==> 06-19 <==
==> flow/design.v (excerpt) <==
module awstm(
        pps,
        tevt,
        evt,
        rst_n,
        clk
    );
make LEC_CHECK=0 ABC_AREA=1 CAP_MARGIN=20 CORE_MARGIN=2 CORE_UTILIZATION=40 CTS_CLUSTER_DIAMETER=374 CTS_CLUSTER_SIZE=97 PLACE_DENSITY=0.6 SETUP_SLACK_MARGIN=1.05 SLEW_MARGIN=20 TNS_END_PERCENT=10 finish   # period 3.58 ns
run.sh (not shown) runs the stock make flow with config.mk's settings and CLKGATE_MAP_FILE=.
==> inputs of 06-21, as changes to 06-19 <==
==> flow/config.mk (replaced) <==
export PLATFORM = sky130hd
export DESIGN_NAME = awstm
export DESIGN_NICKNAME = awstm
export VERILOG_FILES = /design/flow/design.v
export SDC_FILE = /design/flow/constraint.sdc
export NUM_CORES = 4
export LEC_CHECK = 0
export ABC_AREA = 1
export CAP_MARGIN = 5
export CELL_PAD_IN_SITES_GLOBAL_PLACEMENT = 2
export CORE_MARGIN = 2
export CORE_UTILIZATION = 63
export GPL_TIMING_DRIVEN = 0
export HOLD_SLACK_MARGIN = 0.2
export MIN_ROUTING_LAYER = met2
export PLACE_DENSITY = 0.6
export SLEW_MARGIN = 20
export TNS_END_PERCENT = 35
==> flow/constraint.sdc (replaced) <==
create_clock -name core_clock -period 6.0 [get_ports {clk}]
set_input_delay 1.2000 -clock core_clock [delete_from_list [all_inputs] [get_ports {clk}]]
set_output_delay 1.2000 -clock core_clock [all_outputs]
set_load 0.01 [all_outputs]
==> reports/notes.md <==
### Yosys
* 6.50 um2 — Avg Synthesized Cell Area
* sky130_fd_sc_hd__nand2_1, sky130_fd_sc_hd__inv_1, sky130_fd_sc_hd__nor2_1 — commonest cells in the netlist
* 1 — synthesis warning total
* sky130_fd_sc_hd__dfrtp_1 — cell type with the largest total area after synthesis
* sky130_fd_sc_hd__dfrtp_1, sky130_fd_sc_hd__nand2_1, sky130_fd_sc_hd__ha_1 — top post-synthesis cells by area

### Run status
* [ERROR GPL-0301] Utilization 129.359 % exceeds 100%. — first logged error message
* 3_1_place_gp_skip_io — Stop stage
* did not finish — run status

### Floorplanning
* 0.639 — Init Core Util
* 161 um — Die Wd
* 25800 um2 — chip footprint
* 57 — number of rows created at floorplan
* 161 um — vertical extent of the die

[end of results for 06-21]
==> reports/notes.md <==
### Floorplanning
* 200 um — vertical extent of the die
* 200 um — Die Wd
* 71 — number of rows created at floorplan
* 0.408 — Init Core Util

### Run status
* no timing/DRC/antenna violations — run status

### Detailed routing
* 15.6 um — wire length per cell

### Yosys
* sky130_fd_sc_hd__dfrtp_1 — cell type with the largest total area after synthesis
* 6.50 um2 — Avg Synthesized Cell Area
* sky130_fd_sc_hd__nand2_1, sky130_fd_sc_hd__inv_1, sky130_fd_sc_hd__nor2_1 — commonest cells in the netlist
* 1 — synthesis warning total

### Cells and area
* 314 — non-clock inverter count

[end of results for 06-19]

* * *

==> yarrow: inputs <==
==> flow/design.v <==
`timescale 1ns / 1ps
module awstm(
        pps,
        tevt,
        evt,
        rst_n,
        clk
    );
    input pps;
    input [31:0] tevt;
    output [31:0] evt;
    input rst_n;
    input clk;
    reg r_pps, r_awspps;
    reg [26:0] r_tcyc;       
    reg [26:0] r_td;         
    reg [30:0] r_awstm;      
    reg [30:0] r_tmev_next;  
    reg [31:0] r_set_tmev;  
    reg [10:0] r_tcor;       
    reg [10:0] r_tcor_max;   
    reg r_pps_lock;          
    wire evt_pps;            
    parameter [26:0] p_cyc_per_sec  = 27'd9_999;   
    parameter [26:0] p_pps_to       = 27'd14_999;  
    parameter [30:0] p_awstm_max    = 31'd99_999;   
    assign evt = r_set_tmev;
    assign evt_pps = pps & ~r_pps;
    wire [26:0] td_abs;
    wire [25:0] tmp1_td_abs;
    wire [25:0] tmp2_td_abs;
    wire [10:0] tmp_tcor_max;
    assign td_abs = (r_td[26] ? (~r_td + 17'd1): r_td);
    genvar i;
    assign tmp1_td_abs[25] = td_abs[25];  
    generate 
        for(i = 24; i >= 0; i=i-1) begin :g_tmp1_td_abs
            assign tmp1_td_abs[i] = td_abs[i+1] | td_abs[i];  
        end 
    endgenerate
    assign tmp2_td_abs[25] = tmp1_td_abs[25];
    generate
        for(i = 24; i >= 0; i=i-1) begin: g_tmp2_td_abs
            assign tmp2_td_abs[i] = tmp1_td_abs[i+1] ^ tmp1_td_abs[i];
        end
    endgenerate
    assign tmp_tcor_max[2:0] = 3'b000;
    generate 
        for(i = 0; i < 7; i=i+1) begin: g_tmp_tcor_max
            assign tmp_tcor_max[i+3] = tmp2_td_abs[25-i]; 
        end
    endgenerate
    assign tmp_tcor_max[10] = (tmp1_td_abs[20] & !tmp2_td_abs[20] ? 1'b0 : 1'b1); 
    always @(posedge clk or negedge rst_n) begin
        if(rst_n == 1'b0) begin
            r_pps <= 1'b0;
            r_awspps <= 1'b0;
            r_pps_lock <= 1'b0;
            r_tcyc <= 27'd0;
            r_td <= 27'd0;
            r_tcor <= 11'd0;
            r_tcor_max <= 11'd1024;
            r_awstm <= 31'd0;
            r_tmev_next <= 31'd0;
            r_set_tmev <= 32'd0;
        end else begin
            r_pps <= pps;
            r_tcyc <= r_tcyc + 1;
            r_tcor_max <= tmp_tcor_max;
            if(r_tcor >= r_tcor_max) begin
                r_tcor <= 10'd0;
            end else begin
                r_tcor <= r_tcor + 1;
            end
            if(r_tcyc == p_cyc_per_sec) begin
                r_awspps <= 1'b1;
            end else begin
                r_awspps <= 1'b0;
            end
            if(evt_pps) begin
                r_pps_lock <= 1'b1;
                r_tcyc <= 27'd0;
                r_td <= r_td + p_cyc_per_sec + ~r_tcyc + 27'd1;
            end else begin
                if(r_tcyc == p_pps_to) begin  
                    r_pps_lock <= 1'b0;
                    r_tcyc <= (p_pps_to - p_cyc_per_sec);     
                end                
            end
            if(r_awstm >= p_awstm_max) begin
                r_awstm <= 31'd0;
            end else begin
                if(r_tcor == r_tcor_max) begin
                    if(r_td[26]) begin  
                        r_awstm <= r_awstm;
                        r_td <= r_td + 27'd1;
                    end else begin  
                        r_awstm <= r_awstm + 31'd2;
                        r_td <= r_td - 27'd1;
                    end
                end else begin
                    r_awstm <= r_awstm + 31'd1;
                end
            end
            if(r_tmev_next == r_awstm || (r_tmev_next + 31'd1) == r_awstm) begin
                r_set_tmev <= {r_pps_lock, r_awstm};
                r_tmev_next <= r_tmev_next + tevt;
            end
            if(r_tmev_next > p_awstm_max) begin
                r_tmev_next <= r_tmev_next + ~p_awstm_max + 31'd1;
            end             
        end
    end
endmodule
==> flow/run.sh <==
#!/bin/bash
# the make line also repeats each setting of config.mk as NAME=value (left out here)
make -C /OpenROAD-flow-scripts/flow DESIGN_CONFIG=/design/flow/config.mk WORK_HOME=/design/flow/orfs CLKGATE_MAP_FILE= finish
==> flow/config.mk <==
export PLATFORM = sky130hd
export DESIGN_NAME = awstm
export DESIGN_NICKNAME = awstm
export VERILOG_FILES = /design/flow/design.v
export SDC_FILE = /design/flow/constraint.sdc
export NUM_CORES = 4
export LEC_CHECK = 0
export ABC_AREA = 1
export CAP_MARGIN = 20
export CORE_MARGIN = 2
export CORE_UTILIZATION = 70
export CTS_CLUSTER_DIAMETER = 362
export CTS_CLUSTER_SIZE = 16
export HOLD_SLACK_MARGIN = -0.1
export SLEW_MARGIN = 20
==> flow/constraint.sdc <==
create_clock -name core_clock -period 2.37 [get_ports {clk}]
set_input_delay 0.4740 -clock core_clock [delete_from_list [all_inputs] [get_ports {clk}]]
set_output_delay 0.4740 -clock core_clock [all_outputs]
set_load 0.01 [all_outputs]
==> fjord: changes against yarrow <==
ABC_AREA = unset   (was 1)
CORE_UTILIZATION = 40   (was 70)
CTS_CLUSTER_DIAMETER = unset   (was 362)
CTS_CLUSTER_SIZE = unset   (was 16)
HOLD_SLACK_MARGIN = unset   (was -0.1)
PLACE_DENSITY = 0.6   (was unset)
==> flow/constraint.sdc (replaced) <==
create_clock -name core_clock -period 4.27 [get_ports {clk}]
set_input_delay 0.8540 -clock core_clock [delete_from_list [all_inputs] [get_ports {clk}]]
set_output_delay 0.8540 -clock core_clock [all_outputs]
set_load 0.01 [all_outputs]
==> results <==
|  | fjord | yarrow |
|---|---|---|
| Proportion of synthesized chip area in sequential cells | 30.8% | 27.4% |
| Unique masters post-synth | 80 | 45 |
| Number of cells after detailed placement | 2068 | 2985 |
| Post-synthesis cell type with the largest instance count | dfrtp_1 | nand2_1 |
| Adder-Cell Fraction of Synth Area | 11.5% | 10.2% |
| Synthesized chip area reported by yosys | 13700 um2 | 15400 um2 |
| Post-placement worst setup slack | 0.0516 ns | -0.662 ns |
| X dimension of the die | 189 um | 153 um |
| Synth Area per Inst | 8.65 um2 | 6.50 um2 |
| Standard-cell row count | 67 | 54 |
| Mux cell area share after synthesis | 3.43% | 0% |
| Ao+oa area frac | 18.5% | 13.0% |
| Final estimated routing congestion in global placement | 0.870 | 1.04 |
| Count of buffers added by post-CTS timing repair for setup | 0 | 20 |
| Core area | 33700 um2 | 21800 um2 |
| Yosys xor share | 11.7% | 5.79% |
| Post_cts resized | 0 | 154 |
| Hpwl dp | 26.3 mm | 38.8 mm |
| Status | no timing/DRC/antenna violations | aborted with a tool error |
| Failing step | - | global routing (5_1_grt) |
| # Cells Yosys | 1587 | 2376 |
| Cell area after technology mapping | 13700 um2 | 15400 um2 |
